// smul_q31
module smul_q31 (
    input  logic        clk,
    input  logic        reset,
    input  logic        go,
    input  logic [31:0] left,
    input  logic [31:0] right,
    output logic [31:0] out,
    output logic        done
);
  num_smul #(
      .LEFT_WIDTH (32),
      .RIGHT_WIDTH(32),
      .OUT_WIDTH  (32),
      .OUT_LSB    (31)
  ) mul (
      .left (left),
      .right(right),
      .go   (go),
      .reset(reset),
      .clk  (clk),
      .out  (out),
      .done (done)
  );
endmodule
Size: ~4000 cells after synthesis, about 98 flip-flops, roughly 38000 sq um of cells after synthesis.
==> flow/config.mk <==
export PLATFORM = sky130hd
export DESIGN_NAME = smul_q31
export DESIGN_NICKNAME = smul_q31
export VERILOG_FILES = /design/flow/design.v
export SDC_FILE = /design/flow/constraint.sdc
export NUM_CORES = 4
export LEC_CHECK = 0
export CAP_MARGIN = 20
export CORE_MARGIN = 2
export CORE_UTILIZATION = 71
export CTS_CLUSTER_DIAMETER = 364
export PLACE_DENSITY = 0.38
export SLEW_MARGIN = 20
==> flow/constraint.sdc <==
create_clock -name core_clock -period 12.4 [get_ports {clk}]
set_input_delay 2.4800 -clock core_clock [delete_from_list [all_inputs] [get_ports {clk}]]
set_output_delay 2.4800 -clock core_clock [all_outputs]
set_load 0.01 [all_outputs]
run.sh (not shown) runs the stock make flow with config.mk's settings and CLKGATE_MAP_FILE=.
Then changed:
CORE_UTILIZATION = 40   (was 71)
CTS_CLUSTER_DIAMETER = unset   (was 364)
GPL_ROUTABILITY_DRIVEN = 0   (was unset)
PLACE_DENSITY = unset   (was 0.38)
TNS_END_PERCENT = 55   (was unset)
clock period = 10.5 ns   (was 12.4 ns; I/O delays follow)
The new run went through all stages and came out clean.
Setup slack loses 1900 ps.
Synthesized area does not change.
Sequential power went up by 25%.
Then changed:
CORE_UTILIZATION = 72   (was 40)
CTS_CLUSTER_SIZE = 99   (was unset)
GPL_ROUTABILITY_DRIVEN = unset   (was 0)
TNS_END_PERCENT = unset   (was 55)
clock period = 12.4 ns   (was 10.5 ns; I/O delays follow)
What happened: Fmax is higher by about 0.4%; worst setup slack improves by 1900 ps; via count grows by about 4%.
Then changed:
CORE_ASPECT_RATIO = 0.5   (was unset)
CTS_CLUSTER_DIAMETER = 372   (was unset)
SETUP_SLACK_MARGIN = -0.19   (was unset)
TNS_END_PERCENT = 15   (was unset)
clock period = 5.67 ns   (was 12.4 ns; I/O delays follow)
=> With this change the flow reached the layout checks and failed them: negative setup slack. Core utilization increases by 9.8 points. Global-route usage increases by 1.8 points. First-iteration DRC count went up by about a fifth. Routed wire length rose by a few percent. Total power goes up to 2.5 times its value. Via count climbs by a little under a tenth. Hold slack is worse by 7.3 ps. Register-to-register slack got worse by 5500 ps. Die size hardly moves. Synthesized cell count does not change.

---

smul_q31 again, from the RTL that the note above started with.
export LEC_CHECK = 0
export CAP_MARGIN = 10
export CORE_MARGIN = 2
export CORE_UTILIZATION = 72
export CTS_CLUSTER_SIZE = 80
export HOLD_SLACK_MARGIN = -0.09
export MAX_ROUTING_LAYER = met4
export SETUP_SLACK_MARGIN = 0.34
export SLEW_MARGIN = 20
create_clock -name core_clock -period 6.5 [get_ports {clk}]
The first run reached the layout checks and failed them: negative setup slack.
Next try:
ABC_AREA = 1   (was unset)
CAP_MARGIN = 15   (was 10)
PLACE_DENSITY = 0.63   (was unset)
SETUP_SLACK_MARGIN = -0.45   (was 0.34)
After rerunning:
- The changed run finished but fails on negative setup slack
- synthesized area went up by 6.6%
- die area went up by 6.5%
- final area went up by 3.0%
- non-clock buffer count went down by 84
- wire length went up by 1.3%
- first-iteration DRC count went up by 11%
Next try:
ABC_AREA = unset   (was 1)
CAP_MARGIN = 20   (was 15)
CTS_CLUSTER_SIZE = 66   (was 80)
HOLD_SLACK_MARGIN = unset   (was -0.09)
PLACE_DENSITY = unset   (was 0.63)
SETUP_SLACK_MARGIN = unset   (was -0.45)
clock period = 7.08 ns   (was 6.5 ns; I/O delays follow)
The changed run completed and failed the layout checks on negative setup slack.
Maximum frequency went down by 9.6%.
Worst setup slack loses 0.16 ns.
Sequential power went down by 5.6%.
Final area went down by 4.4%.
Count of clock-buffer cells in the layout does not change.
Next try:
CAP_MARGIN = 5   (was 20)
HOLD_SLACK_MARGIN = -0.1   (was unset)
SETUP_SLACK_MARGIN = 0.39   (was unset)
After rerunning: The changed run finished but fails on negative setup slack; cell area barely changes; routed wire length goes down slightly; global-route usage goes up by 0.40 points; clock skew goes down by 0.021 ns; setup slack is better by 0.12 ns; hold slack barely changes; combinational power hardly moves; total power hardly moves; die size stays the same.

---

run 1:
smul_q31 again, from the RTL that the note above started with.
Design smul_q31, start of the top module:
module smul_q31 (
    input  logic        clk,
    input  logic        reset,
    input  logic        go,
    input  logic [31:0] left,
    input  logic [31:0] right,
    output logic [31:0] out,
    output logic        done
);
  num_smul #(
      .LEFT_WIDTH (32),
      .RIGHT_WIDTH(32),
      .OUT_WIDTH  (32),
      .OUT_LSB    (31)
  ) mul (
      .left (left),
      .right(right),
      .go   (go),
      .reset(reset),
      .clk  (clk),
      .out  (out),
      .done (done)
  );
endmodule
make LEC_CHECK=0 CAP_MARGIN=20 CORE_ASPECT_RATIO=0.5 CORE_MARGIN=7 CORE_UTILIZATION=24 CTS_CLUSTER_DIAMETER=168 CTS_CLUSTER_SIZE=97 HOLD_SLACK_MARGIN=0.2 PLACE_DENSITY=0.42 SETUP_SLACK_MARGIN=0.62 SLEW_MARGIN=20 TNS_END_PERCENT=10 finish   # period 8.0 ns
Edits applied to the flow inputs when going from run 1 to run 2:
Settings: a deleted HOLD_SLACK_MARGIN that had been 0.2; a deleted TNS_END_PERCENT that had been 10; a deleted CORE_ASPECT_RATIO that had been 0.5; a change of CTS_CLUSTER_SIZE from 97 to 89; a change of SLEW_MARGIN from 20 to 40; a change of SETUP_SLACK_MARGIN from 0.62 to 2.5; a deleted CTS_CLUSTER_DIAMETER that had been 168; a change of CORE_MARGIN from 7 to 9; a change of CORE_UTILIZATION from 24 to 45; an added CELL_PAD_IN_SITES_GLOBAL_PLACEMENT of 0; a change of CAP_MARGIN from 20 to 40; a deleted PLACE_DENSITY that had been 0.42.
Findings:
- The higher cell count of the worst reg-to-reg path of run 2 and run 1 is in run 1.
- Launching element of the worst setup path: mul.right_tmp[5]$_SDFF_PN0_ -> run 1, mul.right_tmp[12]$_SDFF_PN0_ -> run 2
- In run 2 the worst setup slack turned out 47 ps higher than in run 1.
- When run 2 is set beside run 1, its height of the die turns out to be about 4.5% larger.
- Going from run 1 to run 2, the data arrival at the endpoint of the critical path was found to have gone down by 50 ps.
### run 2 -> run 3
Settings: CORE_MARGIN now 2, was 9; SLEW_MARGIN now 20, was 40; CORE_UTILIZATION now 9, was 45; CAP_MARGIN now 20, was 40; CTS_CLUSTER_SIZE no longer set, was 89; CELL_PAD_IN_SITES_GLOBAL_PLACEMENT no longer set, was 0; the clock period (ns, I/O delays scaled along) now 10.9, was 8.0.
--- outcome ---
- | worst path setup slack after routing | run 3 vs run 2 | 2320 ps higher |
- Of run 2 and run 3, the higher area occupied by multi-input gates belongs to run 2.
- Run 3 vs. run 2: setup skew after layout has increased; overall routing resource usage has decreased.
- In run 3 relative to run 2, total power had gone down by more than a quarter.
- Diff run 2 -> run 3 | final cell count | up by more than half
- Cell area delta for run 3 relative to run 2: about 4.5% higher
- The run showing the smaller flop share of the area is run 3.
- Relative to run 2, the global-route wire length before repair of run 3 is higher by 6.0%.
- The sum of net half-perimeters after detailed placement number comes out lower for run 2 vs run 3.
- Note that the sequential power recorded for run 2 amounts to 1.3 times the value seen in run 3.
Here is what was changed in the inputs of run 4 compared with run 3.
Settings: an added CTS_CLUSTER_SIZE of 66; a deleted SETUP_SLACK_MARGIN that had been 2.5; an added MAX_ROUTING_LAYER of met4; a change of CORE_UTILIZATION from 9 to 65; a change of the clock period (ns, I/O delays scaled along) from 10.9 to 6.5.
Notes after the runs:
In run 4 the implementation completed, yet the final layout does not meet the checks, the culprit being negative setup slack.
Run 3: flow completed, timing, DRC and antenna clean
[compare] base=run 3 new=run 4: wire length of the first global-routing pass went down by 8800 um, switching component of the power went up 1000 uW, met3 track utilization from global routing +4.3 points, cell count now smaller, proportion of final cell area spent on non-clock buffers +9.3 points.
For run 5, these inputs were changed with respect to run 4:
Settings: CORE_UTILIZATION changed from 65 to 72; PLACE_DENSITY_LB_ADDON newly set to 0.23; ABC_AREA newly set to 1; the clock period (ns, I/O delays scaled along) changed from 6.5 to 6.91.
==> comparison <==
Run 5 against run 4: fraction of the mapped netlist area in simple logic gates now sits higher, clock period minus final worst setup slack now sits lower, final critical-path share of the clock period now sits lower. Fraction of power consumed by sequential logic was lower in run 5 than in run 4. In the metrics for run 5 and run 4, the one carrying the higher core utilization is run 5. Delta(global-route usage, run 5 - run 4) > 0. Comparing run 5 and run 4, the lower finished layout cell area was measured on run 4. [flow] run 5 | stages: complete | final checks: fail | reason: negative setup slack. Comparing run 5 and run 4, the lower net switching power figure was measured on run 4. Run 5 ends up with higher post-route worst setup slack than run 4 does. Final standard cell count with taps included and fillers excluded (higher): run 5.

---

job 2808:
Starting RTL as in the previous note.
==> flow/config.mk <==
export PLATFORM = sky130hd
export DESIGN_NAME = smul_q31
export DESIGN_NICKNAME = smul_q31
export VERILOG_FILES = /design/flow/design.v
export SDC_FILE = /design/flow/constraint.sdc
export NUM_CORES = 4
export LEC_CHECK = 0
export CAP_MARGIN = 20
export CORE_MARGIN = 2
export CORE_UTILIZATION = 55
export SETUP_SLACK_MARGIN = 2.5
export SLEW_MARGIN = 20
==> flow/constraint.sdc <==
create_clock -name core_clock -period 7.68 [get_ports {clk}]
set_input_delay 1.5360 -clock core_clock [delete_from_list [all_inputs] [get_ports {clk}]]
set_output_delay 1.5360 -clock core_clock [all_outputs]
set_load 0.01 [all_outputs]
Job 2808 did not stop at any stage, and its layout met the timing, DRC and antenna checks.
What job 1428 does differently from job 2808 at the input level:
Settings: CORE_UTILIZATION changed from 55 to 64; SETUP_SLACK_MARGIN removed (was 2.5); the clock period (ns, I/O delays scaled along) changed from 7.68 to 12.4.
Findings:
When job 1428 is set beside job 2808, its combinational cell fraction of total power turns out to be 6.1 points smaller. There was hardly any difference in maximum clock skew at final layout between job 1428 and job 2808. On number of synthesized register bits, job 1428 and job 2808 are basically level. Via count (higher): job 2808.
Modified inputs, job 3587 compared to job 1428
Settings: CORE_UTILIZATION now 11, was 64; SETUP_SLACK_MARGIN now 2.5, previously not set.
## What came out
- Fmax: job 3587 higher than job 1428
- Share of the cycle needed by the critical path after routing: job 3587 vs job 1428 down 1.1 points
- Comparing data arrival at the endpoint of the critical path for job 1428 and job 3587, the bigger number came from job 1428.
- [compare] base=job 1428 new=job 3587: overall global routing resource usage now smaller, logic depth of the worst setup path including buffers +2, number of filler cells placed in the layout up 730%.
- Reported for job 1428 and job 3587, number of sequential storage elements turned out identical to the last digit.
- Summary — synthesis-to-finish area growth, job 3587 relative to job 1428: higher, by 12 points.
The inputs of job 1076 differ from those of job 3587 as listed below.
Settings: changing CORE_UTILIZATION from 11 to 45; changing the clock period (ns, I/O delays scaled along) from 12.4 to 8.0.
Results
- Compared with job 3587, job 1076 shows insertion delay of the later-clocked pin in the worst-skew pair lower by 0.03 ns.
- Changes observed in job 1076 relative to job 3587: critical path arrival lost 1.16 ns; share of power burned in combinational logic now larger; worst-case setup margin in the final layout now smaller; hold slack has remained practically unchanged; wire length on met1 went up 0.59%.
- Relative to job 3587, the area added between synthesis and finish of job 1076 is lower by 0.57 points.
- The higher inserted tap cell count of job 1076 and job 3587 is in job 3587.
- Job 1076 vs job 3587: average detailed-routed wire length per instance up
- Between job 1076 and job 3587, it is job 1076 whose final design area excluding fillers is lower, by 0.49%.
Modified inputs, job 1034 compared to job 1076
Settings: changing the clock period (ns, I/O delays scaled along) from 8.0 to 7.68.
==> comparison <==
Global-route track usage on met1: job 1034 < job 1076. A worst setup path endpoint of mul.out_tmp[58] is what job 1034 shows, while mul.out_tmp[60] belongs to job 1076. Clock distribution power: job 1034 > job 1076. Job 1034 against job 1076; total length of routed met2 wires is up by a few percent.
diff inputs: job 1034 => job 5640
Settings: SETUP_SLACK_MARGIN removed (was 2.5); CORE_UTILIZATION changed from 45 to 72; TNS_END_PERCENT newly set to 10; PLACE_DENSITY newly set to 0.42; the clock period (ns, I/O delays scaled along) changed from 7.68 to 12.4.
==> comparison <==
The run showing the smaller buffers inserted during post-CTS setup optimization is job 5640.
Share of power burned in combinational logic: job 5640 vs job 1034 down 5.2 points
In job 5640, the initial core utilization came out 28 points above the value in job 1034.
Delta(worst slack after detailed placement, job 5640 - job 1034) > 0
Slowest stage cell on the critical path: sky130_fd_sc_hd__fa_2 -> job 1034, sky130_fd_sc_hd__dfxtp_1 -> job 5640
Sort job 5640 and job 1034 by overall power desc -> top: job 1034
For the worst hold slack, job 5640 came in 0.014 ns higher than job 1034 did.
The standard cells in job 5640 occupy less silicon area than those in job 1034 do.
Largest net degree at the start of global routing in job 5640 vs job 1034: up 17
Summary of job 5640 over job 1034: routed wire length dropped 11%; first-iteration DRC count climbed 29%; final worst setup slack climbed 3.40 ns.

---

smul_q31 again, from the RTL that the note above started with.
==> flow/design.v (excerpt) <==
module smul_q31 (
    input  logic        clk,
    input  logic        reset,
    input  logic        go,
    input  logic [31:0] left,
    input  logic [31:0] right,
    output logic [31:0] out,
    output logic        done
);
  num_smul #(
      .LEFT_WIDTH (32),
      .RIGHT_WIDTH(32),
      .OUT_WIDTH  (32),
      .OUT_LSB    (31)
  ) mul (
      .left (left),
      .right(right),
      .go   (go),
      .reset(reset),
      .clk  (clk),
      .out  (out),
      .done (done)
  );
endmodule
clock: 10.2 ns
lec_check: 0
cap_margin: 20
core_aspect_ratio: 0.5
core_margin: 6
core_utilization: 70
cts_cluster_diameter: 305
cts_cluster_size: 66
max_routing_layer: met4
place_density_lb_addon: 0.16
slew_margin: 20
==> next run, changes <==
Settings changed: CORE_ASPECT_RATIO 0.5 to default, CORE_MARGIN 6 to 2, CORE_UTILIZATION 70 to 72, CTS_CLUSTER_DIAMETER 305 to default, CTS_CLUSTER_SIZE 66 to default, MAX_ROUTING_LAYER met4 to default, PLACE_DENSITY from default to 0.42, PLACE_DENSITY_LB_ADDON 0.16 to default.
Clock period 10.2 ns to 9.72 ns, I/O delays scaled along.
The new run produced a clean layout; global-route usage climbs by 5.2 points; cell area stays flat; via count climbs by 1.8%; routed wire length climbs by 6.9%; register-to-register slack gets worse by 640 ps; power climbs by 12%; clock skew drops by 5.6 ps; sequential cell count stays the same; die area drops by 9.5%.
==> next run, changes <==
Settings changed: CORE_UTILIZATION 72 to 69, CTS_CLUSTER_SIZE from default to 95, PLACE_DENSITY 0.42 to default, SETUP_SLACK_MARGIN from default to 2.5.
Clock period 9.72 ns to 10.9 ns, I/O delays scaled along.
The changed run passed the timing, DRC and antenna checks.
Setup slack improved by 1900 ps.
Hold slack got worse by 13 ps.
Register-to-register slack improved by 1900 ps.
Routed wire length hardly moves.
Via count shrinks slightly.
Design area barely changes.
Area after synthesis is unchanged.
Utilization shrinks by 3.3 points.
Sequential share of layout area grows by 0.13 points.
Final cell count grows slightly.
==> next run, changes <==
Settings changed: CORE_UTILIZATION 69 to 72, CTS_CLUSTER_DIAMETER from default to 373, SETUP_SLACK_MARGIN 2.5 to 0.39, TNS_END_PERCENT from default to 10.
Clock period 10.9 ns to 5.67 ns, I/O delays scaled along.
What happened: The new run completed and failed the layout checks on negative setup slack; first-iteration DRC count rises by 47%; utilization rises by 12 points; register-to-register slack is worse by 4700 ps; worst hold slack is better by 12 ps; area after synthesis is unchanged; critical path depth rises by 5; design area rises by 11%; non-clock buffer count rises by 393.

---

== pepper ==
Starting RTL as in the previous note.
make LEC_CHECK=0 CAP_MARGIN=15 CORE_ASPECT_RATIO=0.72 CORE_MARGIN=2 CORE_UTILIZATION=72 CTS_CLUSTER_DIAMETER=343 CTS_CLUSTER_SIZE=58 PLACE_DENSITY_LB_ADDON=0.0 SETUP_SLACK_MARGIN=1.32 SLEW_MARGIN=20 TNS_END_PERCENT=45 finish   # period 7.44 ns
In pepper the implementation ran to completion but is not tape-out ready, as the final checks report negative setup slack.
Input-level comparison between willow and pepper:
- clearing CORE_ASPECT_RATIO, which used to be 0.72
- clearing TNS_END_PERCENT, which used to be 45
- swapping 1.32 for 1.57 in SETUP_SLACK_MARGIN
- swapping 15 for 20 in CAP_MARGIN
- swapping 7.44 for 8.17 in the clock period (ns, I/O delays scaled along)
## What came out
- Both conditions hold for willow: the flow ran to the end and the final layout passed the timing, DRC and antenna checks.
- | sequential share of layout area | higher: willow |
- Comparing met1 track demand over resource in global routing for pepper and willow, the smaller number came from willow.
- On sequential cell count, pepper tracks willow almost exactly.
- As far as share of synthesized area occupied by flip-flops and latches goes, pepper and willow are indistinguishable; the numbers are identical.
- The via count reported for willow is lower than the one for pepper.
The inputs of quartz differ from those of willow as listed below.
- changing SETUP_SLACK_MARGIN from 1.57 to -0.51
- changing CTS_CLUSTER_DIAMETER from 343 to 334
- changing the clock period (ns, I/O delays scaled along) from 8.17 to 5.8
==> comparison <==
In quartz the implementation completed, yet the final layout does not meet the checks, the culprit being negative setup slack. quartz vs willow, number of antenna violations at the first check in global routing went down by 1. quartz vs willow: number of buffers other than clock buffers in the final layout up in quartz. Across both runs, combinational fraction of design power was higher for quartz than for willow. Comparing quartz against willow, there is no change at all in number of register bits inferred by synthesis. | final total power | lower: willow |. Going from willow to quartz, number of fill cells lower; met3 wire length higher.
### quartz -> maple
- swapping 72 for 67 in CORE_UTILIZATION
- swapping -0.51 for 1.1 in SETUP_SLACK_MARGIN
- swapping 58 for 38 in CTS_CLUSTER_SIZE
- clearing PLACE_DENSITY_LB_ADDON, which used to be 0.0
- swapping 5.8 for 8.0 in the clock period (ns, I/O delays scaled along)
Notes after the runs:
Complete run, failing final checks: quartz, reason negative setup slack. Every stage of the flow completed for maple, and the final layout passed the timing, DRC and antenna checks. quartz vs maple, slowest cell on the critical path: sky130_fd_sc_hd__fa_2 vs sky130_fd_sc_hd__fa_1. When maple is measured against quartz, its standard cell area after detailed placement turns out about 7% lower. Comparing maple and quartz, the lower total power is on maple. Number of buffers and inverters on the critical path: maple vs quartz down 2.
diff inputs: maple => fjord
- removing CTS_CLUSTER_DIAMETER (formerly 334)
- changing CORE_UTILIZATION from 67 to 45
- setting PLACE_DENSITY_LB_ADDON to 0.05 for the first time
- setting CELL_PAD_IN_SITES_DETAIL_PLACEMENT to 1 for the first time
- changing CTS_CLUSTER_SIZE from 38 to 52
- setting GPL_ROUTABILITY_DRIVEN to 1 for the first time
- setting CELL_PAD_IN_SITES_GLOBAL_PLACEMENT to 3 for the first time
- changing CAP_MARGIN from 20 to 25
- changing SETUP_SLACK_MARGIN from 1.1 to 2.5
- changing CORE_MARGIN from 2 to 6
- setting ABC_AREA to 1 for the first time
- changing SLEW_MARGIN from 20 to 40
==> comparison <==
- Between maple and fjord, height of the die increased.
- In the reports for fjord and maple, the smaller utilization belongs to fjord.
- Post-synthesis average cell area on fjord is down relative to maple.
- [compare] base=maple new=fjord: met3 wire length lower, net switching component of the power +0.00048 W.
- fjord has more setup slack than maple.
- The highest layer used for signal routing comes out met5 in one run and met4 in the other, namely in maple and fjord respectively.
- fjord ended up with sky130_fd_sc_hd__fa_2 as its cell with the biggest individual delay on the critical path; maple ended up with sky130_fd_sc_hd__fa_1.
No activity file was given, so power comes from the tool's default toggle rates.
